==> flow/design.v <==
module chipmunk
	#(parameter addrSize = 12)
	(input clk,
	 input reset,
	 input [addrSize-1:0] startPC,
	 input [7:0] dataBus,
	 output [7:0] dataBusWrite,
	 output reg [addrSize-1:0] addrBus,
	 output weMem,
	 output done);
	reg [7:0] aReg;               
	reg [7:0] xReg;               
	reg [7:0] yReg;               
	reg [5:0] spReg;              
	reg [addrSize-1:0] pcReg;     
	reg [addrSize-1:0] pcRegAlt;  
	reg [addrSize-1:0] eaReg;     
	reg [7:0] dataReg;            
	wire [7:0] dataRegPlus = dataReg+1;  
	reg cFlagReg, zFlagReg, nFlagReg;
	reg [5:0] opcode;             
	reg [1:0] parameter_size;     
	reg [3:0] state;              
	reg finished;                 
	reg [7:0] dataBusOutput;        
	reg [3:0] nextState;            
	wire [7:0] addSubResult;        
	wire addSubCarryOut;
	wire [7:0] shifterResult;       
	wire shifterCarry;
	wire [7:0] bitOperationResult;  
	wire OpLoadA         = opcode[5:1] == 5'b00000;
	wire OpLoadX         = opcode[5:1] == 5'b00001;
	wire OpLoadY         = opcode[5:1] == 5'b00010;
	wire OpIncDecMem     = opcode[5:2] == 4'b0111 && opcode[0];
	wire OpRolRorMem     = (opcode == 6'b011001 || opcode == 6'b011011);
	wire OpIncDec        = opcode[5:1] == 5'b10101;
	wire OpInxDex        = opcode[5:1] == 5'b10110;
	wire OpInyDey        = opcode[5:1] == 5'b10111;
	wire OpSta           = opcode == 6'b100001;
	wire OpStx           = opcode == 6'b100011;
	wire OpSty           = opcode == 6'b100101;
	wire OpLdaY          = opcode == 6'b101000;
	wire OpStaY          = opcode == 6'b101001;
	wire OpIndexY        = opcode[5:1] == 5'b10100;  
	wire OpSetCarryFlag  = opcode[5:1] == 5'b00011;
	wire OpUseAdder      = opcode[5:3] == 3'b001;
	wire OpUseBitOp      = opcode[5:2] == 4'b0100;
	wire OpUseShifter    = opcode[5:2] == 4'b0110;
	wire OpAdderUseCarry = opcode[5:2] == 4'b0011;
	wire OpCpx           = opcode[5:1] == 5'b01011;
	wire OpCpy           = opcode == 6'b011100;
	wire OpDoCompare     = opcode[5:2] == 4'b0101 || OpCpy;
	wire OpSubtractInstead = OpDoCompare ||                           
	                         (opcode[5:3] == 3'b001 && opcode[1]) ||  
	                         (opcode[5:3] == 3'b101 && opcode[0]);    
	wire aluUseX         = OpCpx || OpInxDex;
	wire aluUseY         = OpCpy || OpInyDey;
	reg OpReadMemory;  
	wire OpReadMemory2   = dataBus[2] && !dataBus[7] && dataBus[7:2] != 6'b000111;  
	wire OpBranch        = opcode[5:3] == 3'b111;  
	wire flagsMatch      = (!opcode[2] && (!opcode[1] || (opcode[0] == nFlagReg)))     
                        || (opcode[2]  && ((!opcode[1] && (opcode[0] == zFlagReg))     
                                         || (opcode[1] && (opcode[0] == cFlagReg))));  
	wire BranchTaken     = OpBranch && flagsMatch;
	always @(posedge clk) begin
		if (!reset)
			finished <= 0;
		else if(state == 4'b0000 && dataBus == 8'h83)  
			finished <= 1;
	end
	always @(posedge clk) begin
		if (!reset)
			state <= 4'b0000;
		else 
			state <= nextState; 
	end
	always @(posedge clk) begin
		if (state == 4'b0000) begin
			opcode <= dataBus[7:2];
			parameter_size <= dataBus[1:0];
			eaReg <= 0;    
			OpReadMemory <= OpReadMemory2;
			dataReg <= (dataBus[7:3] == 5'b10101 || dataBus[7:3] == 5'b10110 || dataBus[7:3] == 5'b10111);
		end else if(state == 4'b0001) begin  
			dataReg <= dataBus;
			eaReg[7:0] <= dataBus;
		end else if(state == 4'b0010 || state == 4'b1111)  
			eaReg[addrSize-1:8] <= dataBus;
		else if(state == 4'b0101)  
			dataReg <= dataBus + (OpIncDecMem ? (opcode[1] ? 8'hff : 8'h01): 0);
		else if (state == 4'b0011 || state == 4'b0100)  
			eaReg <= eaReg + ((state == 4'b0100) ? yReg : xReg);
		else if (state == 4'b0111)  
			eaReg <= {{8{dataReg[7]}}, dataReg[7:0]} + pcReg;
		else if (state == 4'b1110)  
			eaReg[7:0] <= dataBus;
	end
	always @(posedge clk) begin
		if (!reset)
			spReg <= 6'b111111;
		else if (state == 4'b1100 ||
		        (state == 4'b0000 &&
					((dataBus[7:5] == 3'b110 && dataBus[2])  
					|| (dataBus[7:2] == 6'b100111))  
				))
			spReg <= spReg + 1'b1;  
		else if (state == 4'b1000 || state == 4'b1010 || state == 4'b1011)
			spReg <= spReg - 1'b1;  
	end
	wire [7:0] aluLeft = aluUseX ? xReg : (aluUseY ? yReg : aReg);
	assign { addSubCarryOut, addSubResult } = 
		OpAdderUseCarry ? (OpSubtractInstead ?  
			aluLeft + {1'b0, ~dataReg[7:0]} + cFlagReg
			: aluLeft + dataReg + cFlagReg)
		: (OpSubtractInstead ?  
			aluLeft + {1'b0, ~dataReg[7:0]} + 1'b1  
			: aluLeft + dataReg);
	assign bitOperationResult = opcode[1] ? (aReg ^ dataReg) : ~(aReg | dataReg);
	wire [7:0] shifterLeft = opcode[0] ? dataReg : aReg;
	assign shifterResult = opcode[1] ?  
			(shifterLeft >> 1) | ((opcode[0] && cFlagReg) ? 8'b10000000 : 8'b00000000)  
			:(shifterLeft << 1) | ((opcode[0] && cFlagReg) ? 8'b00000001 : 8'b00000000);
	assign shifterCarry = opcode[1] ? shifterLeft[0] : shifterLeft[7];
	always @(posedge clk) begin
		if (state == 4'b0110) begin
			if (OpLoadA || OpLdaY)  
				aReg <= dataReg;
			else if (OpUseAdder || OpIncDec)  
				aReg <= addSubResult;
			else if (OpUseBitOp)  
				aReg <= bitOperationResult;
			else if (OpUseShifter && !opcode[0])  
				aReg <= shifterResult;
			else if (opcode == 6'b100100 || opcode == 6'b100110)  
				aReg <= xReg;
		end else if(state == 4'b1001 && opcode[2:1] == 2'b01)  
			aReg <= dataBus;
	end
	always @(posedge clk) begin
		if (state == 4'b0110) begin
			if (OpLoadX)  
				xReg <= dataReg;
			else if(OpInxDex)  
				xReg <= addSubResult;
			else if (opcode == 6'b100010 || opcode == 6'b100110)  
				xReg <= aReg;
		end else if(state == 4'b1001 && opcode[2:1] == 2'b10)  
			xReg <= dataBus;
	end
	always @(posedge clk) begin
		if (state == 4'b0110) begin
			if (OpLoadY)  
				yReg <= dataReg;
			else if(OpInyDey)  
				yReg <= addSubResult;
		end else if(state == 4'b1001 && opcode[2:1] == 2'b11)  
			yReg <= dataBus;
	end
	always @(posedge clk) begin
		if (state == 4'b0110) begin
			if (OpSetCarryFlag)  
				cFlagReg <= opcode[0];
			else if (OpUseAdder || OpDoCompare || OpIncDec || OpInxDex || OpInyDey) begin  
				nFlagReg <= addSubResult[7];
				zFlagReg <= (addSubResult == 8'b00000000) ? 1 : 0;
				if (OpUseAdder || OpDoCompare)  
					cFlagReg <= addSubCarryOut;
			end else if(OpUseBitOp) begin
				nFlagReg <= bitOperationResult[7];
				zFlagReg <= (bitOperationResult == 8'b00000000) ? 1 : 0;
			end else if(OpUseShifter) begin
				nFlagReg <= shifterResult[7];
				zFlagReg <= (shifterResult == 8'b00000000) ? 1 : 0;
				cFlagReg <= shifterCarry;
			end else if(OpLoadA || OpLoadX || OpLoadY || OpIncDecMem) begin
				nFlagReg <= dataReg[7];
				zFlagReg <= (dataReg == 8'b00000000) ? 1 : 0;
			end
		end else if(state == 4'b1001 && opcode[2:1] == 2'b00)
			{nFlagReg, zFlagReg, cFlagReg} <= dataBus[2:0];
	end
	always @(posedge clk) begin
		if (!reset)
			pcReg <= startPC; 
		else if(state == 4'b0000 || state == 4'b0001 || state == 4'b0010)
			pcReg <= pcReg + 1'b1;
		else if(state == 4'b0110 && BranchTaken) begin
			pcRegAlt <= pcReg;                  
			pcReg <= eaReg;
		end else if(state == 4'b1100) begin
			pcRegAlt[7:0] <= dataBus;           
		end else if(state == 4'b1101) begin
			pcReg <= {pcRegAlt[7:0], dataBus};  
		end
	end
	always @* begin
		case (state)
			4'b0101, 4'b0110:  
				addrBus <= eaReg;
			4'b1000, 4'b1001, 4'b1010, 4'b1011, 4'b1100, 4'b1101: 
				addrBus <= { {(addrSize-9){1'b0}}, 1'b1, 1'b1, 1'b1, spReg };  
			4'b0000, 4'b0001, 4'b0010:  
				addrBus <= pcReg;
			4'b1110:
				addrBus <= {{(addrSize-8){1'b0}}, dataReg};
			4'b1111:
				addrBus <= {{(addrSize-8){1'b0}}, dataRegPlus};
			default:
				addrBus <= {addrSize{1'b0}};
		endcase
	end
	always @* begin
		if (state == 4'b0110 && (OpSta || OpStaY))
			dataBusOutput <= aReg;
		else if (state == 4'b0110 && OpStx)
			dataBusOutput <= xReg;
		else if (state == 4'b0110 && OpSty)
			dataBusOutput <= yReg;
		else if (state == 4'b0110 && OpRolRorMem)  
			dataBusOutput <= shifterResult;
		else if (state == 4'b0110 && OpIncDecMem)  
			dataBusOutput <= dataReg;
		else if (state == 4'b1000)  
			dataBusOutput <= (opcode[2:1] == 2'b00) ? {1'b0, 1'b0, 1'b0, 1'b0, 1'b0, nFlagReg, zFlagReg, cFlagReg} :
			                 (opcode[2:1] == 2'b01) ? aReg :
			                 (opcode[2:1] == 2'b10) ? xReg :
			                 yReg;
		else if (state == 4'b1010)
			dataBusOutput <= pcRegAlt[7:0];
		else if (state == 4'b1011)
			dataBusOutput <= { {(16-addrSize){1'b0}}, pcRegAlt[addrSize-1:8] };
		else
			dataBusOutput <= 8'b00000000;
	end
	wire writeCycle =  ((state == 4'b0110 && (OpSta || OpStx || OpSty || OpStaY || OpIncDecMem || OpRolRorMem)) || state == 4'b1000 || state == 4'b1010 || state == 4'b1011);
	assign weMem = !writeCycle;  
	assign dataBusWrite = dataBusOutput;  
	assign done = finished;
	always @* begin		
		case (state)
			4'b0000:
				nextState = (dataBus[7:2] == 6'b100111) ? 4'b1100 :
					((dataBus[7:5] == 3'b110 && !dataBus[2]) ? 4'b1000 : 
					((dataBus[7:5] == 3'b110 && dataBus[2]) ? 4'b1001 :
					(dataBus[0] || dataBus[1]) ? 4'b0001 :
					(OpReadMemory2 ? 4'b0101 : 4'b0110)));
			4'b0001:
				nextState = parameter_size[1] ? 4'b0010 :   
				           (OpReadMemory ? 4'b0101 :     
				           (OpBranch ? 4'b0111 :          
				           (OpIndexY ? 4'b1110 :                 
				           4'b0110)));                         
			4'b0010:
				nextState = parameter_size[0] ? 4'b0011 :         
				(OpReadMemory ? 4'b0101 :                
				(OpIndexY ? 4'b0100 :                             
				4'b0110));
			4'b0011:
				nextState = OpReadMemory ? 4'b0101 : 4'b0110;
			4'b0101, 4'b0111:               
				nextState = 4'b0110;
			4'b0110:
				nextState = (BranchTaken && opcode[2:0] == 3'b001) ? 4'b1010 : 4'b0000;  
			4'b1011, 4'b1101, 4'b1001, 4'b1000:
				nextState = 4'b0000;
			4'b0100:
				nextState = OpLdaY ? 4'b0101 : 4'b0110;
			4'b1100:
				nextState = 4'b1101;
			4'b1010:
				nextState = 4'b1011;
			4'b1110:  
				nextState = 4'b1111;
			4'b1111:  
				nextState = 4'b0100;
		endcase
	end
endmodule
==> flow/run.sh <==
#!/bin/bash
# the make line also repeats each setting of config.mk as NAME=value (left out here)
make -C /OpenROAD-flow-scripts/flow DESIGN_CONFIG=/design/flow/config.mk WORK_HOME=/design/flow/orfs CLKGATE_MAP_FILE= finish
==> flow/config.mk <==
export PLATFORM = sky130hd
export DESIGN_NAME = chipmunk
export DESIGN_NICKNAME = chipmunk
export VERILOG_FILES = /design/flow/design.v
export SDC_FILE = /design/flow/constraint.sdc
export NUM_CORES = 4
export LEC_CHECK = 0
export CAP_MARGIN = 20
export CELL_PAD_IN_SITES_DETAIL_PLACEMENT = 2
export CORE_MARGIN = 2
export CORE_UTILIZATION = 42
export CTS_CLUSTER_SIZE = 51
export GPL_ROUTABILITY_DRIVEN = 1
export MAX_ROUTING_LAYER = met4
export MIN_ROUTING_LAYER = met1
export SETUP_SLACK_MARGIN = 0.66
export SLEW_MARGIN = 20
export TNS_END_PERCENT = 45
==> flow/constraint.sdc <==
create_clock -name core_clock -period 2.98 [get_ports {clk}]
set_input_delay 0.5960 -clock core_clock [delete_from_list [all_inputs] [get_ports {clk}]]
set_output_delay 0.5960 -clock core_clock [all_outputs]
set_load 0.01 [all_outputs]
==> summary.txt, run 1 <==
run results: cell with the most instances after synthesis nand2_1, io pins between 40 and 50, Nets at Floorplan approximately 1,400, biggest area cells edfxtp_1 (20%), ha_1 (7.4%), dfxtp_1 (6.8%), ao+oa area frac between 20 and 25%, core area about 24,000 um2, Post-Syn Instances 1,280, ys flops approximately 100, Die X between 150 and 200 um, Yosys Instances about 1,300, dpl cell area 12,990 um2, xor+xnor area frac under 10%, Adders+Majority by Area about 8.5%, syn avg cell area roughly 8.1 um2, cell taking the most area after synthesis edfxtp_1, die extent in y ~160 um, Largest logic family AND-OR/OR-AND gates, detailed placer's ending HPWL slightly above 50,000 um, Dominant flop cell edfxtp_1, status aborted with a tool error, Cell Area, Synth between 10,000 and 15,000 um2, Init Core Util 42.69%, GP Congestion about 0.99, row count between 50 and 60, Synth async-reset ratio 0%, Synth warnings 1, Multiplexer share 9.995%, die area about 26,000 um2, Top cell area share 19.72%, Post-synth top cells nand2_1 (119), nor2_1 (114), a21oi_1 (93), YS chip area slightly above 10,000 um2, Distinct cells, synth 90, Fail Step clock tree synthesis (4_1_cts), Synth Seq Share 26.49%, Log Error [ERROR DPL-0033] detailed placement checks failed during check placement., Post-synth EDFFs a little under 70, number of port buffers around 43, simple-gate share of the synthesized area about a fifth
[metrics by stage]
stage / util [%] / instances / worst slack (ns) / total power [mW] / setup TNS (ns)
global placement: 53.59 / 1798 / -1.733 / 4.373 / -31.93
floorplan: - / 1280 / -1.542 / 3.301 / -25.13
detailed placement: 53.59 / 1798 / -2.237 / 4.746 / -52.84
==> inputs of run 2 (changes only) <==
- ABC_AREA: default -> 1
- CELL_PAD_IN_SITES_DETAIL_PLACEMENT: 2 -> default
- CORE_ASPECT_RATIO: default -> 1.39
- CORE_UTILIZATION: 42 -> 69
- CTS_CLUSTER_DIAMETER: default -> 363
- CTS_CLUSTER_SIZE: 51 -> 95
- GPL_ROUTABILITY_DRIVEN: 1 -> default
- MAX_ROUTING_LAYER: met4 -> default
- MIN_ROUTING_LAYER: met1 -> default
- PLACE_DENSITY: default -> 0.36
- SETUP_SLACK_MARGIN: 0.66 -> 1.26
- TNS_END_PERCENT: 45 -> default
- clock period: 2.98 -> 4.34 ns (I/O delays scaled with it)
==> run 2 against run 1 <==
  * The run fails in global routing (5_1_grt)
  * Area after synthesis down 3.4%
  * Die size decreased by 40%
  * Synthesized cell count grew 20%
==> summary.txt, run 2 <==
run results: status aborted with a tool error, Fail Step global routing (5_1_grt), Log Error [ERROR GRT-0232] Routing congestion too high. Check the congestion heatmap in the GUI., Post-synth top cells nand2_1 (355), inv_1 (187), o21ai_0 (170), ys flops 103 (unchanged), cell with the most instances after synthesis nand2_1, biggest area cells edfxtp_1 (20%), nand2_1 (13%), o21ai_0 (8.5%), Multiplexer share 0.5006% (-9.5 points), # H-tree levels 3, die area 15,480 um2 (-40%), Die X 106.1 um (-34%), grt ovf about 220, ao+oa area frac 23.13% (-1.4 points), detailed placer's ending HPWL 29,040 um (-43%), Clock Path Buffers 2, number of port buffers 43 (unchanged), Cell Area, Synth 9997 um2 (-3.4%), Adders+Majority by Area 8.836% (+0.30 points), simple-gate share of the synthesized area 28.71% (+9.1 points), Largest logic family simple AND/OR/NAND/NOR gates, die extent in y 145.9 um (-9.4%), GP Congestion 1.154 (+17%), cell taking the most area after synthesis edfxtp_1, TritonCTS Buffers 9, row count 51 (-11%), Post-synth EDFFs 68 (unchanged), Synth async-reset ratio 0% (unchanged), YS chip area 9997 um2 (-3.4%), Top cell area share 20.43% (+0.70 points), Yosys Instances 1,530 (+20%), Cells after DPL 1,745 (-2.9%), Nets at Floorplan 1,619 (+18%), Synth warnings 1 (unchanged), post-placement setup slack 0.2400 ns (+2.477 ns), dpl cell area 10,760 um2 (-17%), Distinct cells, synth 50 (-44%), core area 14,100 um2 (-42%), clk root buf clkbuf_16, Synth Seq Share 27.43% (+0.94 points), Init Core Util 70.89% (+28 points), GRT Overall Usage a little under nine tenths, Dominant flop cell edfxtp_1, io pins 44 (unchanged), syn avg cell area 6.534 um2 (-19%), # clock sinks approximately 100, xor+xnor area frac 1.402% (-3.7 points), Post-Syn Instances 1,530 (+20%)
==> run 2: metal layers <==
| layer | track usage, % | GRT overflow |
|---|---|---|
| met4 | 88.49 | 79 |
| met1 | 84.07 | 4 |
| met2 | 99.29 | 126 |
| met5 | 33.12 | 0 |
| met3 | 74.83 | 7 |
==> run 2: repair_timing <==
action | in CTS
cloned | 2
resized | 210
buffers inserted | 75
pin swaps | 44
endpoints found under the setup margin | 57
hold buffers | 0
==> inputs of run 3 (changes only) <==
- ABC_AREA: 1 -> 0
- CORE_ASPECT_RATIO: 1.39 -> 1.91
- CORE_MARGIN: 2 -> 9
- CORE_UTILIZATION: 69 -> 15
- CTS_CLUSTER_DIAMETER: 363 -> default
- CTS_CLUSTER_SIZE: 95 -> default
- GPL_TIMING_DRIVEN: default -> 0
- MAX_ROUTING_LAYER: default -> met4
- MIN_ROUTING_LAYER: default -> met1
- PLACE_DENSITY: 0.36 -> default
- PLACE_DENSITY_LB_ADDON: default -> 0.09
- SETUP_SLACK_MARGIN: 1.26 -> default
- clock period: 4.34 -> 8.26 ns (I/O delays scaled with it)
==> run 3 against run 2 <==
  * The run now finishes clean
  * Synthesized cell count decreased by 16%
  * Area after synthesis up 3.6%
  * Die size increased to 5.1 times the previous value
==> summary.txt, run 3 <==
yosys + openroad results -> Largest logic family AND-OR/OR-AND gates, final hold violation count 0, RSZ-0062 raised after global routing no, clock transition at the registers of the reported paths ~0.080 ns, worst path buffer plus inverter count 5, Combinational Area 7079 um2, clk root buf clkbuf_16, Post-Syn Instances 1,280 (-16%), first-pass GRT wire length between 80,000 and 90,000 um, clock share of power 22.8%, Static Leak between 4 and 5 nW, xor+xnor area frac 5.149% (+3.7 points), Hold-fix buffers, CTS 0 (unchanged), CP startpoint opcode[1], YS chip area 10,350 um2 (+3.6%), combinational power between 800 and 900 uW, # H-tree levels 3 (unchanged), Dominant flop cell edfxtp_1, reg2reg start opcode[1], dpl cell area 11,990 um2 (+11%), tool warnings 35, final wirelength around 63,000 um, DR vias/cell between 4 and 5, switching pwr between 800 and 900 uW, grt ovf 0, CP peak stage delay between 0.7 and 0.8 ns, combinational cell fraction of total power a little over two fifths, simple-gate share of the synthesized area 19.63% (-9.1 points), worst reg2reg path depth 18, Multiplexer share 9.995% (+9.5 points), initial drt markers 633, Residual DRC 0, routed via count around 10,000, DR WL/cell 28.42 um, Top cell area share 19.72% (-0.70 points), Synth warnings 1 (unchanged), P_clk around 440 uW, largest net degree at the start of global routing 17, Net Sw Frac a little over two fifths, io pins 44 (unchanged), final setup margin approximately 0.43 ns, final setup vio count 0, CP Max Fanout 10, Post-synth EDFFs 68 (unchanged), Hold Crit Endpoint finished, Cell Area, Synth 10,350 um2 (+3.6%), cell with the most instances after synthesis nand2_1, Slowest-stage cell, CP a211oi_1, Synth Seq Share 26.49% (-0.94 points), die extent in y 381.1 um (+160%), worst setup path category reg2reg, PwrDens ~160 nW/um2, Init Core Util 15.21% (-56 points), cell taking the most area after synthesis edfxtp_1, fin area between 10,000 and 15,000 um2, Worst-Margin Slew about 1.1 ns, GRT Overall Usage about 16%, Yosys Instances 1,280 (-16%), TritonCTS Buffers 9 (unchanged), syn avg cell area 8.088 um2 (+24%), Clock Path Buffers 2 (unchanged), Final Power ~1.9 mW, GP Congestion 0.9308 (-19%), shortest period the worst path allows around 8 ns, Worst setup endpoint zFlagReg, Post-synth top cells nand2_1 (119), nor2_1 (114), a21oi_1 (93), status finished clean, Final Slew Violations 0, Die X 208.1 um (+96%), antenna violations before repair 0, biggest area cells edfxtp_1 (20%), ha_1 (7.4%), dfxtp_1 (6.8%), vias in the first global route approximately 11,000, ys flops 103 (unchanged), ANT nets after route 0, Fmax achieved approximately 0.13 GHz, Hold Crit Class reg2reg, Distinct cells, synth 90 (+80%), antenna cells 0, FF-to-FF End zFlagReg, CP top delay family AND-OR/OR-AND gates, worst slew margin relative to its limit 25.01%, WP depth 18, startpoint types flop, hold path depth 1, Required @ worst endpoint between 8 and 9 ns, Adders+Majority by Area 8.533% (-0.30 points), synthesis-to-layout area growth 18.41%, most frequent CP cell buf_2, Reg power frac between 30% and 40%, Nets at Floorplan 1,369 (-15%), Max Cap Viol 0, ao+oa area frac 24.49% (+1.4 points), final worst-path cycle share between 90% and 100%, Cells after DPL 2,199 (+26%), total iterations of the first detailed-routing run 7, Final Skew a little over 0.02 ns, Synth async-reset ratio 0% (unchanged), seq pwr between 600 and 700 uW, VDD IR max between 0.1 and 0.15 mV, post-placement setup slack 0.3392 ns (+0.09922 ns), Post CTS Setup Buffer Count 0 (-100%), CTS tree done, Worst setup EP type flop, Setup TNS Final 0 ns, Top Consumer combinational logic, core area 68,050 um2 (+380%), Cell Chain, Critical Path buf_2 > buf_2 > buf_2 > nand2_1 > o22ai_1 > and2_1 > clkbuf_1 > clkbuf_1 > o21ai_0 > ha_1 > a211oi_1 > nor2_1 > or2_2 > o22ai_1 > xnor2_1 > mux2_2 > or4bb_1 > o311ai_1, HP Start finished, row count 132 (+160%), Post-Layout Cell Count 2,215, detailed placer's ending HPWL 52,960 um (+82%), Worst-Skew Late Latency a little over 0.4 ns, fin nets 1,428, Int Pwr between 1 and 1.5 mW, post_cts resized 0 (-100%), r2r setup slk between 0.4 and 0.5 ns, # clock sinks 103 (unchanged), number of port buffers 42 (-2.3%), Fill cells about 7,700, die area 79,300 um2 (+410%), crit path DAT between 7 and 8 ns, Reg area 2743 um2
run 3: cell type report:
type / count / share of cell area, %
Multi-Input combinational cell: 1029 / 57.75
Sequential cell: 103 / 22.37
Tap cell: 871 / 8.891
Timing Repair Buffer: 48 / 3.950
Buffer: 90 / 3.052
Clock buffer: 13 / 2.041
Inverter: 58 / 1.776
Clock inverter: 3 / 0.1633
run 3: per-layer routing:
layer | wire (um) | global-route usage [%] | vias up
met5 | 0 | - | -
met3 | 1149 | 1.442 | 123
li1 | - | - | 4858
met4 | 5746 | 13.20 | 0
met1 | 19410 | 12.97 | 5128
met2 | 36640 | 32.18 | 261
run 3: stage by stage:
step / util (%) / hold slack, ns
floorplan: - / 0.4521
detailed placement: 17.62 / 0.4700
finish: 18.01 / 0.4942
global route: 18.01 / 0.5224
CTS: 18.01 / 0.5031
global placement: 17.43 / 0.4619
==> inputs of run 4 (changes only) <==
- ABC_AREA: 0 -> default
- CORE_ASPECT_RATIO: 1.91 -> default
- CORE_MARGIN: 9 -> 2
- CORE_UTILIZATION: 15 -> 39
- CTS_CLUSTER_DIAMETER: default -> 338
- CTS_CLUSTER_SIZE: default -> 94
- GPL_TIMING_DRIVEN: 0 -> default
- HOLD_SLACK_MARGIN: default -> 0.06
- MAX_ROUTING_LAYER: met4 -> met5
- MIN_ROUTING_LAYER: met1 -> default
- PLACE_DENSITY: default -> 0.41
- PLACE_DENSITY_LB_ADDON: 0.09 -> default
- SLEW_MARGIN: 20 -> 40
- TNS_END_PERCENT: default -> 20
- clock period: 8.26 -> 5.51 ns (I/O delays scaled with it)
==> run 4 against run 3 <==
  * Still clean
  * Combinational power increased by 43%
  * Synthesized cell count did not move
  * Clock power up 63%
  * Worst setup slack improved by 0.16 ns
  * Via count decreased by 1.9%
  * Area after synthesis did not move
  * Clock skew fell by 0.0043 ns
  * Fmax up 59%
  * Die size decreased by 65%
  * Critical path type unchanged
  * Critical endpoint is now aReg[7]
  * Largest power group unchanged
==> summary.txt, run 4 <==
yosys + openroad results -> status finished clean, WP depth 16 (-2), simple-gate share of the synthesized area 19.63% (unchanged), startpoint types flop, vias in the first global route 9,847 (-9.7%), Adders+Majority by Area 8.533% (unchanged), Reg power frac 33.3% (-0.7 points), YS chip area 10,350 um2 (unchanged), Final Skew 0.01622 ns (-0.004333 ns), tool warnings 37 (+5.7%), detailed placer's ending HPWL 31,560 um (-40%), CTS tree done, worst reg2reg path depth 16 (-2), post_cts resized 0 (unchanged), Fmax achieved 0.2033 GHz (+59%), Fill cells 2,648 (-66%), io pins 44 (unchanged), CP peak stage delay 0.60 ns (-0.14 ns), first-pass GRT wire length 63,400 um (-28%), Synth warnings 1 (unchanged), Init Core Util 39.73% (+25 points), CP top delay family AND-OR/OR-AND gates, synthesis-to-layout area growth 11.65%, core area 26,060 um2 (-62%), reg2reg start opcode[5], final setup vio count 0 (unchanged), DR WL/cell 25.84 um (-9.1%), worst setup path category reg2reg, Dominant flop cell edfxtp_1, combinational power 1.20 mW (+43%), Hold Crit Class reg2reg, Distinct cells, synth 90 (unchanged), shortest period the worst path allows 4.919 ns (-2.912 ns), CP Max Fanout 9 (-1), ao+oa area frac 24.49% (unchanged), Setup TNS Final 0 ns (unchanged), Net Sw Frac 41.14% (-2.4 points), clock transition at the registers of the reported paths 0.09 ns (about the same), Die X 166.9 um (-20%), grt ovf 0 (unchanged), hold path depth 1 (unchanged), Clock Path Buffers 2 (unchanged), Nets at Floorplan 1,369 (unchanged), most frequent CP cell mux2i_1, r2r setup slk 0.59 ns (+0.16 ns), final worst-path cycle share 89.27% (-5.5 points), final wirelength 42,200 um (-33%), crit path DAT 5.05 ns (-2.91 ns), Static Leak 4.504 nW (+1.8%), Top cell area share 19.72% (unchanged), # clock sinks 103 (unchanged), Multiplexer share 9.995% (unchanged), Synth async-reset ratio 0% (unchanged), cell taking the most area after synthesis edfxtp_1, Required @ worst endpoint 5.64 ns (-2.75 ns), combinational cell fraction of total power 41.6% (-1.6 points), Cell Chain, Critical Path nand2b_1 > o31ai_1 > and3_1 > buf_4 > mux2i_1 > o21ai_0 > ha_1 > nor3_1 > o311ai_0 > a211oi_1 > a2111oi_2 > nand4b_1 > mux2i_1 > o21ai_1 > nor2b_1 > a31o_1, xor+xnor area frac 5.149% (unchanged), number of port buffers 43 (+2.4%), ANT nets after route 0 (unchanged), antenna violations before repair 0 (unchanged), Finished Core Util 44.36% (+26 points), final hold violation count 0 (unchanged), Int Pwr 1.697 mW (+54%), Worst-Margin Slew 0.8392 ns (-0.2857 ns), Max Cap Viol 0 (unchanged), routed via count 10,170 (-1.9%), clk root buf clkbuf_16, Slowest-stage cell, CP o311ai_0, Hold-fix buffers, CTS 0 (unchanged), die extent in y 166.9 um (-56%), # H-tree levels 3 (unchanged), Post CTS Setup Buffer Count 0 (unchanged), worst path buffer plus inverter count 1 (-4), VDD IR max 0.1238 mV (+3.9%), Yosys Instances 1,280 (unchanged), Largest logic family AND-OR/OR-AND gates, largest net degree at the start of global routing 38 (+21), Final Slew Violations 0 (unchanged), Post-synth EDFFs 68 (unchanged), row count 59 (-55%), FF-to-FF End aReg[7], switching pwr 1.186 mW (+40%), HP Start finished, seq pwr 961 uW (+45%), antenna cells 0 (unchanged), Residual DRC 0 (unchanged), Hold Crit Endpoint finished, Worst setup endpoint aReg[7], ys flops 103 (unchanged), worst slew margin relative to its limit 43.63% (+19 points), TritonCTS Buffers 9 (unchanged), cell with the most instances after synthesis nand2_1, biggest area cells edfxtp_1 (20%), ha_1 (7.4%), dfxtp_1 (6.8%), total iterations of the first detailed-routing run 6 (-1), Worst setup EP type flop, Cell Area, Synth 10,350 um2 (unchanged), Synth Seq Share 26.49% (unchanged), clock share of power 25.1% (+2.3 points), initial drt markers 916 (+45%), DR vias/cell 6.230 (+33%), Top Consumer combinational logic, syn avg cell area 8.088 um2 (unchanged), Worst-Skew Late Latency 0.38 ns (-0.03 ns), Post-Syn Instances 1,280 (unchanged), GP Congestion 0.9230 (-0.84%), P_clk 723 uW (+63%), fin nets 1,382 (-3.2%), CP startpoint opcode[5], RSZ-0062 raised after global routing no, GRT Overall Usage 29.93% (+14 points), die area 27,860 um2 (-65%), PwrDens 249.4 nW/um2 (+57%), Post-synth top cells nand2_1 (119), nor2_1 (114), a21oi_1 (93)
## run 4: routing by layer
layer	wire length (um)	track usage, %	vias up
met5	0	0	-
met4	1771	11.99	0
met3	2089	3.137	87
met2	20730	52.33	354
met1	17610	37.71	4955
li1	-	-	4777
## run 4: layout make-up
| cell class | instances | area (um2) | area share [%] |
|---|---|---|---|
| Timing Repair Buffer | 92 | 798.3 | 6.906 |
| Inverter | 58 | 217.7 | 1.884 |
| Clock buffer | 10 | 250.2 | 2.165 |
| Sequential cell | 103 | 2743 | 23.73 |
| Clock inverter | 6 | 67.56 | 0.5845 |
| Multi-Input combinational cell | 1029 | 7063 | 61.11 |
| Tap cell | 335 | 419.2 | 3.626 |
## run 4: metrics by stage
step / cells / area [um2] / hold WS [ns] / total power [mW] / setup slack [ns]
final: 1633 / 11560 / 0.4808 / 2.883 / 0.5913
after global routing: 1633 / 11560 / 0.5045 / 3.025 / 0.04074
after floorplan: 1280 / 10350 / 0.4521 / 1.733 / 0.5824
after global placement: 1617 / 11230 / 0.4532 / 2.160 / 0.6696
after CTS: 1633 / 11560 / 0.4836 / 2.879 / 0.5575
after detailed placement: 1617 / 11240 / 0.4606 / 2.159 / 0.6042
==> inputs of run 5 (changes only) <==
- CAP_MARGIN: 20 -> 0
- CORE_UTILIZATION: 39 -> 66
- CTS_CLUSTER_DIAMETER: 338 -> 44
- CTS_CLUSTER_SIZE: 94 -> default
- HOLD_SLACK_MARGIN: 0.06 -> default
- PLACE_DENSITY: 0.41 -> default
- TNS_END_PERCENT: 20 -> default
- clock period: 5.51 -> 3.82 ns (I/O delays scaled with it)
==> run 5 against run 4 <==
  * Now fails the layout checks on negative setup slack
  * Die size is 40% lower
  * Sequential share of layout area fell by 2.5 points
  * Core utilization increased by 40 points
  * Via count is 14% higher
  * Critical endpoint is now yReg[7]
  * Largest power group unchanged
  * Cell count is 0.55% higher
  * Fmax grew 9.9%
  * Combinational power is 93% higher
  * Non-clock buffer count grew 131
  * Synthesized cell count did not move
  * First-iteration DRC count rose by 86%
  * Cell area up 12%
  * Critical path type unchanged
  * Clock-buffer cell count unchanged
==> summary.txt, run 5 <==
yosys + openroad results -> Yosys Instances 1,280 (unchanged), Largest logic family AND-OR/OR-AND gates, Die X 129.2 um (-23%), simple-gate share of the synthesized area 19.63% (unchanged), Fill cells 927 (-65%), Top cell area share 19.72% (unchanged), combinational cell fraction of total power 50.2% (+8.6 points), CP Max Fanout 6 (-3), r2r setup slk -0.66 ns (-1.25 ns), clk root buf clkbuf_16, vias in the first global route 10,930 (+11%), Hold Crit Class reg2reg, Global Route met3 Usage 14.53% (+11 points), Nets at Floorplan 1,369 (unchanged), DR WL/cell 25.08 um (-3.0%), grt ovf 0 (unchanged), Final Skew 0.008226 ns (-0.007992 ns), final hold violation count 0 (unchanged), FF-to-FF End yReg[7], cell with the most instances after synthesis nand2_1, Required @ worst endpoint 4.04 ns (-1.60 ns), hold path depth 1 (unchanged), die area 16,700 um2 (-40%), shortest period the worst path allows 4.477 ns (-0.4421 ns), tool warnings 40 (+8.1%), Setup TNS Final -9.211 ns (-9.211 ns), Synth async-reset ratio 0% (unchanged), Final Power 4.632 mW (+61%), Post-Layout Cell Count 1,642 (+0.55%), Hold Crit Endpoint finished, status failed layout checks, GP Congestion 1.149 (+24%), Post-synth EDFFs 68 (unchanged), worst reg2reg path depth 22 (+6), Cell Area, Synth 10,350 um2 (unchanged), Top Consumer combinational logic, number of port buffers 43 (unchanged), RSZ-0062 raised after global routing yes, Cell Chain, Critical Path inv_1 > nor2_2 > nand2_1 > o31ai_2 > and3_1 > buf_6 > mux2i_1 > nor2_1 > a21o_1 > ha_4 > a211oi_2 > buf_4 > buf_4 > o211a_1 > nor3_2 > buf_4 > nor4_2 > nor3_2 > o21ba_2 > nor3_2 > or3b_4 > a21oi_2, Dominant flop cell edfxtp_1, final wirelength 41,180 um (-2.4%), HP Start finished, met1 Resource Use GR 57.94% (+20 points), total iterations of the first detailed-routing run 8 (+2), routed via count 11,640 (+14%), Distinct cells, synth 90 (unchanged), crit path DAT 4.70 ns (-0.35 ns), ANT nets after route 0 (unchanged), Finished Core Util 84.84% (+40 points), CP startpoint opcode[5], Max Cap Viol 0 (unchanged), Final Slew Violations 0 (unchanged), Layout Check Fails negative setup slack, most used routing layer met2, Post-Syn Instances 1,280 (unchanged), final setup vio count 24 (+24), detailed placer's ending HPWL 29,900 um (-5.3%), die extent in y 129.2 um (-23%), Slowest-stage cell, CP nor3_2, final worst-path cycle share 117.2% (+28 points), worst slew margin relative to its limit 46.62% (+3.0 points), Int Pwr 2.750 mW (+62%), io pins 44 (unchanged), Init Core Util 67.85% (+28 points), WP depth 22 (+6), clock share of power 20.3% (-4.8 points), worst hold margin 0.4740 ns (-0.006884 ns), Post-synth top cells nand2_1 (119), nor2_1 (114), a21oi_1 (93), grt met2 use 75.60% (+23 points), clock transition at the registers of the reported paths 0.08 ns (about the same), initial drt markers 1,702 (+86%), Synth Seq Share 26.49% (unchanged), antenna violations before repair 1 (+1), Multiplexer share 9.995% (unchanged), worst setup path category reg2reg, Clock Path Buffers 2 (unchanged), TritonCTS Buffers 9 (unchanged), xor+xnor area frac 5.149% (unchanged), VDD IR max 0.2976 mV (+140%), Hold-fix buffers, CTS 0 (unchanged), first-pass GRT wire length 61,600 um (-2.8%), reg2reg start opcode[5], core area 15,260 um2 (-41%), cell taking the most area after synthesis edfxtp_1, Cells after DPL 1,607 (-0.62%), Worst setup endpoint yReg[7], Net Sw Frac 40.63% (-0.51 points), Adders+Majority by Area 8.533% (unchanged), CTS tree done, biggest area cells edfxtp_1 (20%), ha_1 (7.4%), dfxtp_1 (6.8%), worst path buffer plus inverter count 5 (+4), PwrDens 357.8 nW/um2 (+43%), seq pwr 1.37 mW (+43%), P_clk 941 uW (+30%), YS chip area 10,350 um2 (unchanged), Fmax achieved 0.2234 GHz (+9.9%), Worst setup EP type flop, CP peak stage delay 0.43 ns (-0.17 ns), Static Leak 5.340 nW (+19%), largest net degree at the start of global routing 38 (unchanged), GRT Overall Usage 48.94% (+19 points), final setup margin -0.6566 ns (-1.248 ns), Reg power frac 29.5% (-3.8 points), ys flops 103 (unchanged), ao+oa area frac 24.49% (unchanged), # clock sinks 103 (unchanged), CP top delay family simple AND/OR/NAND/NOR gates, Worst-Skew Late Latency 0.37 ns (about the same), syn avg cell area 8.088 um2 (unchanged), # H-tree levels 3 (unchanged), Residual DRC 0 (unchanged), switching pwr 1.882 mW (+59%), Synth warnings 1 (unchanged), combinational power 2.32 mW (+93%), synthesis-to-layout area growth 25.04%, row count 45 (-24%), Worst-Margin Slew 0.8007 ns (-0.03843 ns), fin nets 1,513 (+9.5%), DR vias/cell 7.089 (+14%), startpoint types flop
[run 5: per-layer routing]
metal | routed length (um) | vias up
li1 | - | 5025
met5 | 49 | -
met1 | 13750 | 5296
met4 | 4064 | 2
met3 | 5402 | 342
met2 | 17910 | 975
[run 5: layout make-up]
class / count / area [um2] / share of cell area, %
sequential: 103 / 2743 / 21.19
multi-input combinational: 1029 / 7540 / 58.24
antenna: 2 / 5.005 / 0.03866
timing repair buffer: 223 / 1889 / 14.60
clock buffer: 10 / 229.0 / 1.769
inverter: 58 / 217.7 / 1.682
tap: 211 / 264.0 / 2.039
clock inverter: 6 / 57.56 / 0.4446
[run 5: timing repair]
| item | 4_1_cts | 5_1_grt |
|---|---|---|
| setup buffers | 5 | 11 |
| resized | 59 | 65 |
| pin swaps | 21 | 32 |
| gates cloned | 0 | 1 |
| setup endpoints to repair | 30 | 32 |
[run 5: metrics by stage]
stage          setup WS [ns]  instance area (um2)
2_1_floorplan        -0.7020                10460
3_5_place_dp         -0.7289                12010
5_1_grt              -0.8466                12940
6_report             -0.6566                12940
3_3_place_gp         -0.4954                12010
4_1_cts              -0.4625                12590
==> inputs of run 6 (changes only) <==
- ABC_AREA: default -> 1
- CAP_MARGIN: 0 -> 20
- CORE_ASPECT_RATIO: default -> 0.5
- CORE_UTILIZATION: 66 -> 50
- CTS_CLUSTER_DIAMETER: 44 -> 262
- CTS_CLUSTER_SIZE: default -> 97
- MAX_ROUTING_LAYER: met5 -> default
- PLACE_DENSITY: default -> 0.8
- SLEW_MARGIN: 40 -> 0
- TNS_END_PERCENT: default -> 15
- clock period: 3.82 -> 5.0 ns (I/O delays scaled with it)
==> run 6 against run 5 <==
  * Now clean on timing, DRC and antenna
  * Routed wire length is 0.63% higher
  * Cell count rose by 12%
  * Fmax decreased by 1.1%
  * Critical path depth is 3 higher
  * Via count is 0.78% lower
  * Critical endpoint is now xReg[6]
  * Highest routed layer is now met4
==> summary.txt, run 6 <==
yosys + openroad results -> Final Slew Violations 0 (unchanged), ys flops 103 (unchanged), Worst-Margin Slew 1.196 ns (+0.3956 ns), reg2reg start opcode[2], row count 36 (-20%), worst slew margin relative to its limit 20.24% (-26 points), cell with the most instances after synthesis nand2_1, antenna cells 0 (-2), startpoint types flop, Post-synth top cells nand2_1 (355), inv_1 (187), o21ai_0 (170), # clock sinks 103 (unchanged), Post CTS Setup Buffer Count 0 (-5), Static Leak 4.764 nW (-11%), Net Sw Frac 43.57% (+2.9 points), Yosys Instances 1,530 (+20%), Init Core Util 51.14% (-17 points), synthesis-to-layout area growth 10.19%, biggest area cells edfxtp_1 (20%), nand2_1 (13%), o21ai_0 (8.5%), Final Skew 0.01184 ns (+0.003616 ns), Residual DRC 0 (unchanged), Die X 204.0 um (+58%), fin nets 1,649 (+9.0%), syn avg cell area 6.534 um2 (-19%), cell taking the most area after synthesis edfxtp_1, Hold-fix buffers, CTS 0 (unchanged), Post-Syn Instances 1,530 (+20%), CP Max Fanout 12 (+6), DR vias/cell 6.307 (-11%), final hold violation count 0 (unchanged), routed via count 11,550 (-0.78%), clk root buf clkbuf_16, Synth Seq Share 27.43% (+0.94 points), ao+oa area frac 23.13% (-1.4 points), most used routing layer met2, ANT nets after route 0 (unchanged), Hold Crit Endpoint finished, Slowest-stage cell, CP edfxtp_1, die area 21,210 um2 (+27%), io pins 44 (unchanged), Cells after DPL 1,815 (+13%), Largest logic family simple AND/OR/NAND/NOR gates, first-pass GRT wire length 62,510 um (+1.5%), final worst-path cycle share 90.52% (-27 points), final setup vio count 0 (-100%), CTS tree done, status finished clean, HP Start finished, P_clk 723 uW (-23%), antenna violations before repair 0 (-1), clock share of power 23.3% (+3.0 points), Global Route met3 Usage 11.72% (-2.8 points), worst setup path category reg2reg, largest net degree at the start of global routing 32 (-16%), Top Consumer combinational logic, PwrDens 282.0 nW/um2 (-21%), Worst setup endpoint xReg[6], xor+xnor area frac 1.402% (-3.7 points), Clock Path Buffers 2 (unchanged), Multiplexer share 0.5006% (-9.5 points), grt ovf 0 (unchanged), RSZ-0062 raised after global routing no, Worst setup EP type flop, GP Congestion 1.108 (-3.5%), Dominant flop cell edfxtp_1, most frequent CP cell nand2_1, initial drt markers 1,736 (+2.0%), Cell Area, Synth 9997 um2 (-3.4%), Synth warnings 1 (unchanged), Worst-Skew Late Latency 0.38 ns (about the same), Post-Layout Cell Count 1,831 (+12%), number of port buffers 43 (unchanged), TritonCTS Buffers 9 (unchanged), WP depth 25 (+14%), FF-to-FF End xReg[6], Top cell area share 20.43% (+0.70 points), combinational cell fraction of total power 42.3% (-7.9 points), grt met2 use 55.39% (-20 points), Fmax achieved 0.2209 GHz (-1.1%), worst path buffer plus inverter count 3 (-2), vias in the first global route 10,660 (-2.5%), total iterations of the first detailed-routing run 6 (-2), Max Cap Viol 0 (unchanged), CP top delay family simple AND/OR/NAND/NOR gates, Required @ worst endpoint 5.12 ns (+1.08 ns), GRT Overall Usage 39.00% (-9.9 points), Adders+Majority by Area 8.836% (+0.30 points), final setup margin 0.4741 ns (+1.131 ns), met1 Resource Use GR 53.52% (-4.4 points), tool warnings 35 (-13%), r2r setup slk 0.47 ns (+1.13 ns), CP peak stage delay 0.58 ns (+0.15 ns), post_cts resized 0 (-100%), YS chip area 9997 um2 (-3.4%), Distinct cells, synth 50 (-44%), combinational power 1.31 mW (-44%), die extent in y 104.0 um (-20%), Hold Crit Class reg2reg, switching pwr 1.353 mW (-28%), clock transition at the registers of the reported paths 0.08 ns (about the same), core area 19,550 um2 (+28%), Nets at Floorplan 1,619 (+18%), DR WL/cell 22.63 um (-9.8%), VDD IR max 0.1784 mV (-40%), Setup TNS Final 0 ns (+9.211 ns), detailed placer's ending HPWL 31,780 um (+6.3%), Post-synth EDFFs 68 (unchanged), seq pwr 1.07 mW (-22%), Reg power frac 34.4% (+4.9 points), Synth async-reset ratio 0% (unchanged), simple-gate share of the synthesized area 28.71% (+9.1 points), Int Pwr 1.753 mW (-36%), worst reg2reg path depth 25 (+14%), hold path depth 2 (+1), CP startpoint opcode[2], crit path DAT 4.65 ns (-0.05 ns), post-placement setup slack 0.5398 ns (+1.269 ns), final wirelength 41,440 um (+0.63%), # H-tree levels 3 (unchanged), shortest period the worst path allows 4.526 ns (+0.04932 ns)
run 6: final cells by class:
type / instances / area, um2
Inverter: 206 / 773.2
Fill cell: 1980 / 8533
Clock buffer: 10 / 239.0
Timing Repair Buffer: 69 / 625.6
Multi-Input combinational cell: 1171 / 6261
Sequential cell: 103 / 2743
Tap cell: 266 / 332.8
Clock inverter: 6 / 41.29
run 6: metal layers:
layer / up-vias / routed length (um)
li1: 5287 / -
met1: 5318 / 16730
met2: 780 / 16710
met3: 164 / 5861
met4: 0 / 2128
met5: - / 0
run 6: per-stage QoR:
stage	util (%)	hold WS (ns)	instance area (um2)	total power, mW
floorplan	-	0.4293	9997	1.906
global placement	54.92	0.4426	10740	2.327
detailed placement	54.92	0.4456	10740	2.347
CTS	56.35	0.4564	11020	3.055
global route	56.35	0.4668	11020	3.265
finish	56.35	0.4544	11020	3.106
==> inputs of run 7 (changes only) <==
- CORE_ASPECT_RATIO: 0.5 -> default
- CORE_MARGIN: 2 -> 7
- CORE_UTILIZATION: 50 -> 48
- CTS_CLUSTER_DIAMETER: 262 -> default
- CTS_CLUSTER_SIZE: 97 -> default
- GPL_ROUTABILITY_DRIVEN: default -> 1
- MIN_ROUTING_LAYER: default -> met1
- PLACE_DENSITY: 0.8 -> default
- PLACE_DENSITY_LB_ADDON: default -> 0.18
- SETUP_SLACK_MARGIN: default -> -0.0
- SLEW_MARGIN: 0 -> 10
- TNS_END_PERCENT: 15 -> default
- clock period: 5.0 -> 5.75 ns (I/O delays scaled with it)
==> run 7 against run 6 <==
  * Sequential share of layout area about the same
  * Still clean
  * Cell area barely moved
  * Combinational power shrank about 10%
  * Power decreased by 13%
  * Core utilization down 2.1 points
  * Clock-buffer cell count fell by 1
  * Via count decreased by 2.2%
  * Die size rose by 18%
  * Global-route usage fell by 6.9 points
==> summary.txt, run 7 <==
yosys + openroad results -> status finished clean, biggest area cells edfxtp_1 (20%), nand2_1 (13%), o21ai_0 (8.5%), Hold Crit Class reg2reg, cell with the most instances after synthesis nand2_1, Die X 158.3 um (-22%), final hold violation count 0 (unchanged), hold path depth 2 (unchanged), Post-Syn Instances 1,530 (unchanged), Final Skew 0.01196 ns (+0.0001162 ns), simple-gate share of the synthesized area 28.71% (unchanged), combinational cell fraction of total power 41.5% (-0.8 points), post_cts resized 0 (unchanged), CP top delay family buffers and inverters, Distinct cells, synth 50 (unchanged), Dominant flop cell edfxtp_1, Top cell area share 20.43% (unchanged), Required @ worst endpoint 4.60 ns (-0.52 ns), Nets at Floorplan 1,619 (unchanged), GRT Overall Usage 32.05% (-6.9 points), Reg power frac 34.5% (about the same), # clock sinks 103 (unchanged), Fmax achieved around 0.21 GHz, CP Max Fanout 26 (+14), Top Metal Used met4, YS chip area 9997 um2 (unchanged), DR vias/cell 6.166 (-2.2%), Worst-Skew Late Latency 0.37 ns (about the same), Post CTS Setup Buffer Count 0 (unchanged), PwrDens 245.0 nW/um2 (-13%), antenna violations before repair 0 (unchanged), synthesis-to-layout area growth 10.10% (about the same), grt ovf 0 (unchanged), Synth async-reset ratio 0% (unchanged), vias in the first global route 10,220 (-4.2%), met2 wire length 16,460 um (-1.5%), HP Start finished, Top Consumer combinational logic, CTS tree done, Clock Path Buffers 2 (unchanged), r2r setup slk 0.88 ns (+0.41 ns), Yosys Instances 1,530 (unchanged), ao+oa area frac 23.13% (unchanged), worst reg2reg path depth 24 (-4.0%), Post-Layout Cell Count 1,831 (unchanged), Synth warnings 1 (unchanged), P_clk 648 uW (-10%), Init Core Util 49.25% (-1.9 points), first-pass GRT wire length 60,730 um (-2.8%), CP peak stage delay 0.65 ns (+0.07 ns), DR WL/cell 22.01 um (-2.7%), final worst-path cycle share 84.71% (-5.8 points), Net Sw Frac 43.72% (+0.15 points), die extent in y 158.3 um (+52%), Post-synth EDFFs 68 (unchanged), Residual DRC 0 (unchanged), switching pwr 1.179 mW (-13%), ANT nets after route 0 (unchanged), shortest period the worst path allows 4.871 ns, largest net degree at the start of global routing 33 (+3.1%), routed via count 11,290 (-2.2%), core area 20,300 um2 (+3.8%), WP depth 11 (-56%), antenna cells 0 (unchanged), number of port buffers 43 (unchanged), Worst setup endpoint dataBusWrite[0], syn avg cell area 6.534 um2 (unchanged), Post-synth top cells nand2_1 (355), inv_1 (187), o21ai_0 (170), io pins 44 (unchanged), reg2reg start opcode[2], Cells after DPL 1,815 (unchanged), Slowest-stage cell, CP nor3_1, RSZ-0062 raised after global routing no, # H-tree levels 3 (unchanged), Max Cap Viol 0 (unchanged), Worst setup EP type output pin, VDD IR max 0.1657 mV (-7.1%), row count 52 (+44%), worst setup path category reg2out, seq pwr 931 uW (-10%), clk root buf clkbuf_16, die area 25,060 um2 (+18%), fin area 11,010 um2 (about the same), Int Pwr 1.518 mW (-13%), routed wl met3 5740 um (-2.1%), final wirelength 40,310 um (-2.7%), FF-to-FF End zFlagReg, final setup vio count 0 (unchanged), ys flops 103 (unchanged), GP Congestion 1.041 (-6.0%), Hold Crit Endpoint finished, combinational power 1.12 mW (-10%), detailed placer's ending HPWL 31,040 um (-2.3%), Finished Core Util 54.22% (-2.1 points), Largest logic family simple AND/OR/NAND/NOR gates, startpoint types flop, TritonCTS Buffers 9 (unchanged), Adders+Majority by Area 8.836% (unchanged), Synth Seq Share 27.43% (unchanged), clock share of power 24.0% (+0.7 points), WL met1 16,470 um (-1.6%), worst path buffer plus inverter count 4 (+1), Cell Area, Synth 9997 um2 (unchanged), CP startpoint opcode[0], fin nets 1,645 (-0.24%), Static Leak 4.747 nW (-0.36%), Worst-Margin Slew 0.9918 ns (-0.2045 ns), cell taking the most area after synthesis edfxtp_1, worst slew margin relative to its limit 33.48% (+13 points), Cell Chain, Critical Path buf_4 > inv_2 > nor3_1 > nand2_1 > inv_1 > a31oi_1 > o21ai_0 > o211ai_1 > o211ai_1 > o21ai_0 > clkdlybuf4s50_1, xor+xnor area frac 1.402% (unchanged), Multiplexer share 0.5006% (unchanged), Hold-fix buffers, CTS 0 (unchanged), crit path DAT 3.72 ns (-0.93 ns), dpl cell area 10,710 um2 (-0.23%), total iterations of the first detailed-routing run 8 (+2), Setup TNS Final 0 ns (unchanged), worst hold margin 0.4564 ns (+0.002022 ns), clock transition at the registers of the reported paths 0.08 ns (about the same), tool warnings 35 (unchanged), Final Slew Violations 0 (unchanged), initial drt markers 1,614 (-7.0%)
## run 7: per-layer routing
layer / GRT usage [%] / vias up
met2: 46.19 / 804
li1: - / 5270
met5: 0 / -
met3: 7.953 / 114
met4: 11.59 / 0
met1: 45.73 / 5102
## run 7: per-stage QoR
step / total power, mW / worst slack, ns
floorplan: 1.657 / 1.869
global placement: 2.020 / 1.192
detailed placement: 2.020 / 1.012
CTS: 2.662 / 0.9897
global route: 2.837 / 0.4846
finish: 2.697 / 0.8792
## run 7: final cells by class
| class | instances | area (um2) |
|---|---|---|
| Fill cell | 2060 | 9293 |
| Multi-Input combinational cell | 1171 | 6261 |
| Sequential cell | 103 | 2743 |
| Inverter | 206 | 773.2 |
| Timing Repair Buffer | 65 | 595.6 |
| Tap cell | 270 | 337.8 |
| Clock buffer | 9 | 225.2 |
| Clock inverter | 7 | 71.32 |
==> inputs of run 8 (changes only) <==
- ABC_AREA: 1 -> default
- CORE_MARGIN: 7 -> 2
- CORE_UTILIZATION: 48 -> 65
- GPL_ROUTABILITY_DRIVEN: 1 -> default
- MIN_ROUTING_LAYER: met1 -> default
- PLACE_DENSITY_LB_ADDON: 0.18 -> default
- SETUP_SLACK_MARGIN: -0.0 -> default
- SLEW_MARGIN: 10 -> 20
- clock period: 5.75 -> 5.33 ns (I/O delays scaled with it)
==> run 8 against run 7 <==
  * Still clean on timing, DRC and antenna
  * Flip-flop count unchanged
  * Cell area increased by 3.2%
  * Via count decreased by 5.1%
  * Sequential power increased by 5.4%
  * Combinational power increased by 7%
  * Clock-buffer cell count increased by 1
  * Synthesized cell count decreased by 16%
  * Sequential share of layout area decreased by 0.76 points
  * Power increased by 6.2%
  * Critical path depth increased by 6
  * Global-route usage increased by 12 points
  * Routed wire length decreased by 8.6%
  * Largest cell class unchanged
==> summary.txt, run 8 <==
yosys + openroad results -> status finished clean, CP top delay family simple AND/OR/NAND/NOR gates, Static Leak 4.463 nW (-6.0%), Post-Layout Cell Count 1,510 (-18%), GP Congestion 1.045 (+0.37%), Synth async-reset ratio 0% (unchanged), PwrDens 252.2 nW/um2 (+2.9%), Post CTS Setup Buffer Count 0 (unchanged), Slowest-stage cell, CP edfxtp_1, Net Sw Frac 40.25% (-3.5 points), io pins 44 (unchanged), Yosys Instances 1,280 (-16%), Top cell area share 19.72% (-0.70 points), Final Slew Violations 0 (unchanged), first-pass GRT wire length 56,060 um (-7.7%), simple-gate share of the synthesized area 19.63% (-9.1 points), xor+xnor area frac 5.149% (+3.7 points), dpl cell area 11,050 um2 (+3.2%), Cells after DPL 1,493 (-18%), CP peak stage delay 0.50 ns (-0.15 ns), Final Power 2.864 mW (+6.2%), Reg area 2743 um2 (unchanged), die area 16,950 um2 (-32%), fin area 11,350 um2 (+3.2%), FF-to-FF End zFlagReg, Reg power frac 34.3% (-0.2 points), largest net degree at the start of global routing 39 (+18%), DR vias/cell 7.094 (+15%), ao+oa area frac 24.49% (+1.4 points), combinational cell fraction of total power 41.9% (+0.4 points), CTS tree done, seq pwr 981 uW (+5.4%), crit path DAT 5.24 ns (+1.52 ns), ANT nets after route 0 (unchanged), number of port buffers 43 (unchanged), # clock sinks 103 (unchanged), Combinational Area 7074 um2 (+13%), ys flops 103 (unchanged), core area 15,710 um2 (-23%), antenna violations before repair 0 (unchanged), Post-synth EDFFs 68 (unchanged), grt ovf 0 (unchanged), DR WL/cell 24.40 um (+11%), Required @ worst endpoint 5.52 ns (+0.92 ns), cell with the most instances after synthesis nand2_1, r2r setup slk 0.28 ns (-0.60 ns), worst setup path category reg2reg, Largest logic family AND-OR/OR-AND gates, die extent in y 130.2 um (-18%), Cell Chain, Critical Path nand2b_1 > o31ai_1 > and3_1 > mux2i_1 > o21ai_0 > ha_1 > fa_1 > xor2_2 > o2111ai_1 > or4_4 > nor2_1 > nor2_1 > a21oi_1 > mux2i_1 > buf_4 > or4bb_1 > o311ai_1, startpoint types flop, Final Skew 0.01432 ns (+0.002364 ns), worst slew margin relative to its limit 21.34% (-12 points), Max Cap Viol 0 (unchanged), met1 Resource Use GR 55.29% (+9.6 points), grt met2 use 66.86% (+21 points), P_clk 683 uW (+5.4%), Worst setup endpoint zFlagReg, Adders+Majority by Area 8.533% (-0.30 points), Hold-fix buffers, CTS 0 (unchanged), switching pwr 1.152 mW (-2.3%), tool warnings 37 (+5.7%), Multiplexer share 9.995% (+9.5 points), shortest period the worst path allows a little over 5 ns, final hold violation count 0 (unchanged), worst reg2reg path depth 17 (-29%), total iterations of the first detailed-routing run 6 (-2), combinational power 1.20 mW (+7%), Post-Syn Instances 1,280 (-16%), Init Core Util 65.89% (+17 points), final wirelength 36,850 um (-8.6%), row count 46 (-12%), WP depth 17 (+6), most used routing layer met2, Residual DRC 0 (unchanged), Worst setup EP type flop, Setup TNS Final 0 ns (unchanged), post_cts resized 0 (unchanged), synthesis-to-layout area growth 9.681%, biggest area cells edfxtp_1 (20%), ha_1 (7.4%), dfxtp_1 (6.8%), final worst-path cycle share 94.79% (+10 points), CP startpoint opcode[5], YS chip area 10,350 um2 (+3.6%), cell taking the most area after synthesis edfxtp_1, Die X 130.2 um (-18%), Int Pwr 1.711 mW (+13%), final setup vio count 0 (unchanged), Hold Crit Endpoint finished, GRT Overall Usage 43.99% (+12 points), Dominant flop cell edfxtp_1, Synth warnings 1 (unchanged), clock share of power 23.8% (-0.2 points), syn avg cell area 8.088 um2 (+24%), Clock Path Buffers 2 (unchanged), initial drt markers 1,320 (-18%), VDD IR max 0.2102 mV (+27%), reg2reg start opcode[5], Distinct cells, synth 90 (+80%), vias in the first global route 9,889 (-3.2%), Fmax achieved just under 0.2 GHz, Global Route met3 Usage 11.19% (+3.2 points), Post-synth top cells nand2_1 (119), nor2_1 (114), a21oi_1 (93), clk root buf clkbuf_16, Nets at Floorplan 1,369 (-15%), Finished Core Util 72.26% (+18 points), # H-tree levels 3 (unchanged), TritonCTS Buffers 9 (unchanged), routed via count 10,710 (-5.1%), Worst-Margin Slew 1.173 ns (+0.1810 ns), Hold Crit Class reg2reg, HP Start finished, Cell Area, Synth 10,350 um2 (+3.6%), Worst-Skew Late Latency 0.37 ns (about the same), RSZ-0062 raised after global routing no, Top Consumer combinational logic, clock transition at the registers of the reported paths 0.08 ns (about the same), fin nets 1,377 (-16%), detailed placer's ending HPWL 26,470 um (-15%), Synth Seq Share 26.49% (-0.94 points), hold path depth 1 (-1), worst path buffer plus inverter count 1 (-3), Fill cells 1,315 (-36%), CP Max Fanout 9 (-65%)
-- run 8: area by class of cell --
type                            instances  area share, %
Antenna cell                            1        0.02204
Multi-Input combinational cell       1029          62.30
Clock buffer                           10          2.017
Timing Repair Buffer                   87          6.700
Inverter                               58          1.917
Tap cell                              216          2.380
Sequential cell                       103          24.15
Clock inverter                          6         0.5069
-- run 8: routing by layer --
| metal | part of all wire, % | wire, um |
|---|---|---|
| met5 | 0 | 0 |
| met4 | 8.0 | 2939 |
| met3 | 12 | 4365 |
| met2 | 43 | 15930 |
| met1 | 37 | 13610 |
-- run 8: stage by stage --
step / hold slack (ns) / setup WS (ns)
after floorplan: 0.4521 / 0.4024
after global placement: 0.4499 / 0.5264
after detailed placement: 0.4665 / 0.4057
after CTS: 0.4851 / 0.3729
after global routing: 0.5024 / 0.009712
final: 0.4855 / 0.2775
==> inputs of run 9 (changes only) <==
- CELL_PAD_IN_SITES_DETAIL_PLACEMENT: default -> 1
- CELL_PAD_IN_SITES_GLOBAL_PLACEMENT: default -> 3
- CORE_ASPECT_RATIO: default -> 1.1
- CORE_MARGIN: 2 -> 8
- CORE_UTILIZATION: 65 -> 40
- CTS_CLUSTER_SIZE: default -> 76
- GPL_ROUTABILITY_DRIVEN: default -> 0
- GPL_TIMING_DRIVEN: default -> 0
- HOLD_SLACK_MARGIN: default -> 0.23
- MAX_ROUTING_LAYER: default -> met5
- PLACE_DENSITY: default -> 0.78
- SETUP_SLACK_MARGIN: default -> 0.03
- clock period: 5.33 -> 5.0 ns (I/O delays scaled with it)
==> run 9 against run 8 <==
  * Synthesized cell count unchanged
  * Hold slack better by 0.015 ns
  * Worst setup slack got worse by 0.18 ns
  * Highest routed layer unchanged
  * Flip-flop count stayed put
  * Clock-buffer cell count down 1
  * Core utilization down 25 points
  * Fmax up 3.0%
  * Cell count increased by 13%
  * Non-clock buffer count rose by 65
  * First-iteration DRC count shrank 22%
  * Still clean
==> summary.txt, run 9 <==
yosys + openroad results -> status finished clean, Yosys Instances 1,280 (unchanged), worst setup path category reg2reg, PwrDens 277.0 nW/um2 (+9.8%), vias in the first global route 10,840 (+9.6%), first-pass GRT wire length 69,510 um (+24%), Post-synth EDFFs 68 (unchanged), number of port buffers 42 (-2.3%), reg2reg start opcode[1], Nets at Floorplan 1,369 (unchanged), Init Core Util 40.86% (-25 points), Distinct cells, synth 90 (unchanged), # clock sinks 103 (unchanged), Final Skew 0.01463 ns (+0.0003121 ns), Final Slew Violations 0 (unchanged), core area 25,340 um2 (+61%), seq pwr 1.08 mW (+10%), Post-synth top cells nand2_1 (119), nor2_1 (114), a21oi_1 (93), largest net degree at the start of global routing 21 (-46%), Multiplexer share 9.995% (unchanged), synthesis-to-layout area growth 16.68%, GRT Overall Usage 29.57% (-14 points), Hold Crit Class reg2reg, worst path buffer plus inverter count 4 (+3), startpoint types flop, dpl cell area 11,220 um2 (+1.6%), worst reg2reg path depth 19 (+2), Worst setup endpoint nFlagReg, final setup vio count 0 (unchanged), Finished Core Util 47.67% (-25 points), Top Consumer combinational logic, switching pwr 1.394 mW (+21%), crit path DAT 5.07 ns (-0.17 ns), Synth async-reset ratio 0% (unchanged), FF-to-FF End nFlagReg, antenna cells 0 (-1), final hold violation count 0 (unchanged), DR vias/cell 6.358 (-10%), WP depth 19 (+2), Fmax achieved 0.2039 GHz (+3.0%), antenna violations before repair 0 (unchanged), TritonCTS Buffers 9 (unchanged), Cell Chain, Critical Path buf_4 > buf_6 > buf_6 > o31ai_2 > and3_4 > mux2i_1 > nor2_1 > a21o_2 > fa_2 > a211oi_4 > buf_4 > o21bai_2 > a21o_1 > a2111oi_4 > nand4b_1 > mux2i_2 > or2_1 > mux2_1 > o311ai_1, xor+xnor area frac 5.149% (unchanged), Hold-fix buffers, CTS 0 (unchanged), io pins 44 (unchanged), fin nets 1,442 (+4.7%), grt ovf 0 (unchanged), combinational power 1.46 mW (+22%), cell taking the most area after synthesis edfxtp_1, Fill cells 3,076 (+130%), ANT nets after route 0 (unchanged), Net Sw Frac 41.67% (+1.4 points), CP peak stage delay 0.44 ns (-0.06 ns), Largest logic family AND-OR/OR-AND gates, Dominant flop cell edfxtp_1, worst slew margin relative to its limit 26.58% (+5.2 points), YS chip area 10,350 um2 (unchanged), Post-Layout Cell Count 1,704 (+13%), HP Start spReg[5], Hold Crit Endpoint spReg[5], Die X 169.4 um (+30%), final wirelength 46,480 um (+26%), hold path depth 2 (+1), VDD IR max 0.1867 mV (-11%), Clock Path Buffers 2 (unchanged), Cells after DPL 1,669 (+12%), biggest area cells edfxtp_1 (20%), ha_1 (7.4%), dfxtp_1 (6.8%), Worst setup EP type flop, clock share of power 24.2% (+0.4 points), ao+oa area frac 24.49% (unchanged), shortest period the worst path allows 4.905 ns (-0.1479 ns), fin area 12,080 um2 (+6.4%), initial drt markers 1,030 (-22%), Post-Syn Instances 1,280 (unchanged), Adders+Majority by Area 8.533% (unchanged), die extent in y 184.7 um (+42%), # H-tree levels 3 (unchanged), die area 31,290 um2 (+85%), P_clk 811 uW (+19%), Slowest-stage cell, CP fa_2, CP Max Fanout 19 (+10), routed via count 10,830 (+1.1%), detailed placer's ending HPWL 35,790 um (+35%), Worst-Margin Slew 1.093 ns (-0.07995 ns), DR WL/cell 27.28 um (+12%), clk root buf clkbuf_16, total iterations of the first detailed-routing run 7 (+1), Synth warnings 1 (unchanged), Synth Seq Share 26.49% (unchanged), final worst-path cycle share 98.09% (+3.3 points), row count 61 (+33%), Required @ worst endpoint 5.17 ns (-0.35 ns), tool warnings 38 (+2.7%), Top cell area share 19.72% (unchanged), worst hold margin 0.5007 ns (+0.01527 ns), clock transition at the registers of the reported paths 0.09 ns (about the same), combinational cell fraction of total power 43.5% (+1.6 points), Static Leak 4.586 nW (+2.7%), CP top delay family AND-OR/OR-AND gates, cell with the most instances after synthesis nand2_1, Final Power 3.346 mW (+17%), syn avg cell area 8.088 um2 (unchanged), CP startpoint opcode[1], Cell Area, Synth 10,350 um2 (unchanged), Reg power frac 32.2% (-2.1 points), Worst-Skew Late Latency 0.37 ns (about the same), Residual DRC 0 (unchanged), Max Cap Viol 0 (unchanged), ys flops 103 (unchanged), CTS tree done, Int Pwr 1.952 mW (+14%), r2r setup slk 0.1 ns (-0.18 ns), RSZ-0062 raised after global routing yes, simple-gate share of the synthesized area 19.63% (unchanged)
## run 9: per-stage QoR
stage          setup WS [ns]  TNS, ns
2_1_floorplan        0.07238        0
3_3_place_gp          -1.697   -25.30
3_5_place_dp          -1.671   -25.02
4_1_cts              0.03170        0
5_1_grt             -0.07696  -0.1547
6_report             0.09540        0
## run 9: layout make-up
type	instances	area, um2	share of cell area [%]
tap	346	432.9	3.584
inverter	58	225.2	1.865
multi-input combinational	1029	7330	60.68
sequential	103	2743	22.71
buffer	85	395.4	3.273
clock inverter	7	97.59	0.8080
timing repair buffer	67	630.6	5.221
clock buffer	9	225.2	1.865
## run 9: repair_timing
item	4_1_cts	5_1_grt
setup endpoints to repair	33	20
setup buffers	14	10
gates resized	53	39
pin swaps	7	9
## run 9: layer usage
layer	track usage [%]	wire length, um	part of all wire (%)	up-vias
met5	0	0	0	-
met4	16.19	2755	5.9	0
met2	49.94	21870	47	444
met3	3.637	2684	5.8	138
met1	36.19	19170	41	5360
li1	-	-	-	4892
Power figures rest on the tool's default switching activity, not on a simulated workload.
